## v27
// IIR_v
module IIR_v#(
    parameter DW = 16,FW = 15
)(
    input clk,rst_n,en,
    input signed [DW-1:0] din,
    output wire signed [DW-1:0] dout,
    input [31:0]index,
    output wire signed [DW+FW-1:0] dout_W
    );
For scale: about 85 flip-flops, ~98 I/O pins, about 42000 µm² of cells after synthesis.
==> flow/config.mk <==
export PLATFORM = sky130hd
export DESIGN_NAME = IIR_v
export DESIGN_NICKNAME = IIR_v
export VERILOG_FILES = /design/flow/design.v
export SDC_FILE = /design/flow/constraint.sdc
export NUM_CORES = 4
export LEC_CHECK = 0
export ABC_AREA = 1
export CAP_MARGIN = 20
export CORE_MARGIN = 10
export CORE_UTILIZATION = 59
export CTS_CLUSTER_DIAMETER = 318
export CTS_CLUSTER_SIZE = 94
export PLACE_DENSITY = 0.43
export SETUP_SLACK_MARGIN = -0.59
export SLEW_MARGIN = 20
export TNS_END_PERCENT = 20
==> flow/constraint.sdc <==
create_clock -name core_clock -period 13.5 [get_ports {clk}]
set_input_delay 2.7000 -clock core_clock [delete_from_list [all_inputs] [get_ports {clk}]]
set_output_delay 2.7000 -clock core_clock [all_outputs]
set_load 0.01 [all_outputs]
run.sh (not shown) runs the stock make flow with config.mk's settings and CLKGATE_MAP_FILE=.
The inputs of v59 differ from those of v27 as listed below.
Settings: HOLD_SLACK_MARGIN now -0.07, previously not set; SETUP_SLACK_MARGIN now -1.27, was -0.59.
Results
Reported for v27 and v59, area of the mapped netlist turned out identical to the last digit. From v27 to v59, maximum clock frequency did not move at all. v27 → v59: floorplan-stage core utilization held steady, non-clock buffer count held steady, critical path depth held steady, data arrival time of the critical path held steady.
Modified inputs, v54 compared to v59
Settings: CTS_CLUSTER_DIAMETER: 318 -> 346; PLACE_DENSITY: 0.43 -> 0.92; CTS_CLUSTER_SIZE: 94 -> 100; CORE_UTILIZATION: 59 -> 37; ABC_AREA: 1 -> 0; HOLD_SLACK_MARGIN: -0.07 -> -0.03; TNS_END_PERCENT: 20 -> 15; CORE_MARGIN: 10 -> 2; SETUP_SLACK_MARGIN: -1.27 -> unset.
--- outcome ---
- The final report for v54 shows a completed flow and a layout that fails verification, specifically setup timing.
- v54 vs. v59: critical path depth grew by 3, buffer and inverter count on the worst path shrank by 1.
- Relative to v59, the design area measured on v54 has increased by a few percent.
- Number of cells after detailed placement: v54 higher than v59
- Highest metal layer with signal wires: met5 -> v54, met4 -> v59
- Clock latency on the worst-skew pair came out higher on v54 than on v59.
- v54 vs. v59: parity-gate share of the synthesized area counting xor and xnor cells rose 1.3 points, minimum setup slack in the final design fell 1380 ps, global-route usage -8.0 points, core utilization went down by 19 points.

* * *

## the baseline
Starting RTL as in the previous note.
Design IIR_v, start of the top module:
module IIR_v#(
    parameter DW = 16,FW = 15
)(
    input clk,rst_n,en,
    input signed [DW-1:0] din,
    output wire signed [DW-1:0] dout,
    input [31:0]index,
    output wire signed [DW+FW-1:0] dout_W
    );
export LEC_CHECK = 0
export ABC_AREA = 0
export CAP_MARGIN = 25
export CELL_PAD_IN_SITES_GLOBAL_PLACEMENT = 3
export CORE_ASPECT_RATIO = 0.91
export CORE_MARGIN = 2
export CORE_UTILIZATION = 21
export CTS_CLUSTER_SIZE = 85
export GPL_ROUTABILITY_DRIVEN = 1
export GPL_TIMING_DRIVEN = 1
export MAX_ROUTING_LAYER = met4
export PLACE_DENSITY_LB_ADDON = 0.15
export SLEW_MARGIN = 25
export TNS_END_PERCENT = 95
create_clock -name core_clock -period 9.25 [get_ports {clk}]
Layout checks on the baseline: not met. Flow itself completed; violations: negative setup slack.
The following lists how the candidate was set up differently from the baseline:
==> flow/config.mk <==
export PLATFORM = sky130hd
export DESIGN_NAME = IIR_v
export DESIGN_NICKNAME = IIR_v
export VERILOG_FILES = /design/flow/design.v
export SDC_FILE = /design/flow/constraint.sdc
export NUM_CORES = 4
export LEC_CHECK = 0
export CAP_MARGIN = 20
export CORE_MARGIN = 2
export CORE_UTILIZATION = 40
export SLEW_MARGIN = 20
==> flow/constraint.sdc <==
create_clock -name core_clock -period 13.5 [get_ports {clk}]
set_input_delay 2.7000 -clock core_clock [delete_from_list [all_inputs] [get_ports {clk}]]
set_output_delay 2.7000 -clock core_clock [all_outputs]
set_load 0.01 [all_outputs]
[summary]
The candidate completed every stage of the flow, and the final layout passed the timing, design-rule and antenna checks.
From the baseline to the candidate the numbers moved as follows: cell area moved down; quantity of gates resized following cts moved down.

* * *

Setup of the reference run:
Starting RTL as in the previous note.
// IIR_v
module IIR_v#(
    parameter DW = 16,FW = 15
)(
    input clk,rst_n,en,
    input signed [DW-1:0] din,
    output wire signed [DW-1:0] dout,
    input [31:0]index,
    output wire signed [DW+FW-1:0] dout_W
    );
clock: 7.43 ns
lec_check: 0
cap_margin: 20
core_margin: 2
core_utilization: 72
cts_cluster_size: 29
place_density_lb_addon: 0.0
setup_slack_margin: 1.84
slew_margin: 20
tns_end_percent: 5
No final results exist for the reference run, since it was stopped by error GRT-0116 during global routing.
Setup changes, the reference run to the trial run
Settings: clearing PLACE_DENSITY_LB_ADDON, which used to be 0.0; clearing TNS_END_PERCENT, which used to be 5; clearing SETUP_SLACK_MARGIN, which used to be 1.84; clearing CTS_CLUSTER_SIZE, which used to be 29; swapping 72 for 34 in CORE_UTILIZATION; swapping 7.43 for 13.4 in the clock period (ns, I/O delays scaled along).
[summary]
- The trial run: flow completed, timing, DRC and antenna clean
- Area after synthesis: the reference run vs the trial run identical
- Going from the reference run to the trial run, the standard-cell row count was found to have gone up by 40.
- Diff the trial run..the reference run | synthesized cell count | unchanged
- Relative to the reference run, the total of cells resized after clock tree synthesis of the trial run is lower by 255.
- For number of H-tree levels, the reference run and the trial run come out practically identical.
- As of the trial run, die width had risen by more than a quarter compared to the reference run.
- Die area | the trial run > the reference run
- The trial run vs the reference run, number of buffers inserted to repair setup after CTS went down by 26.
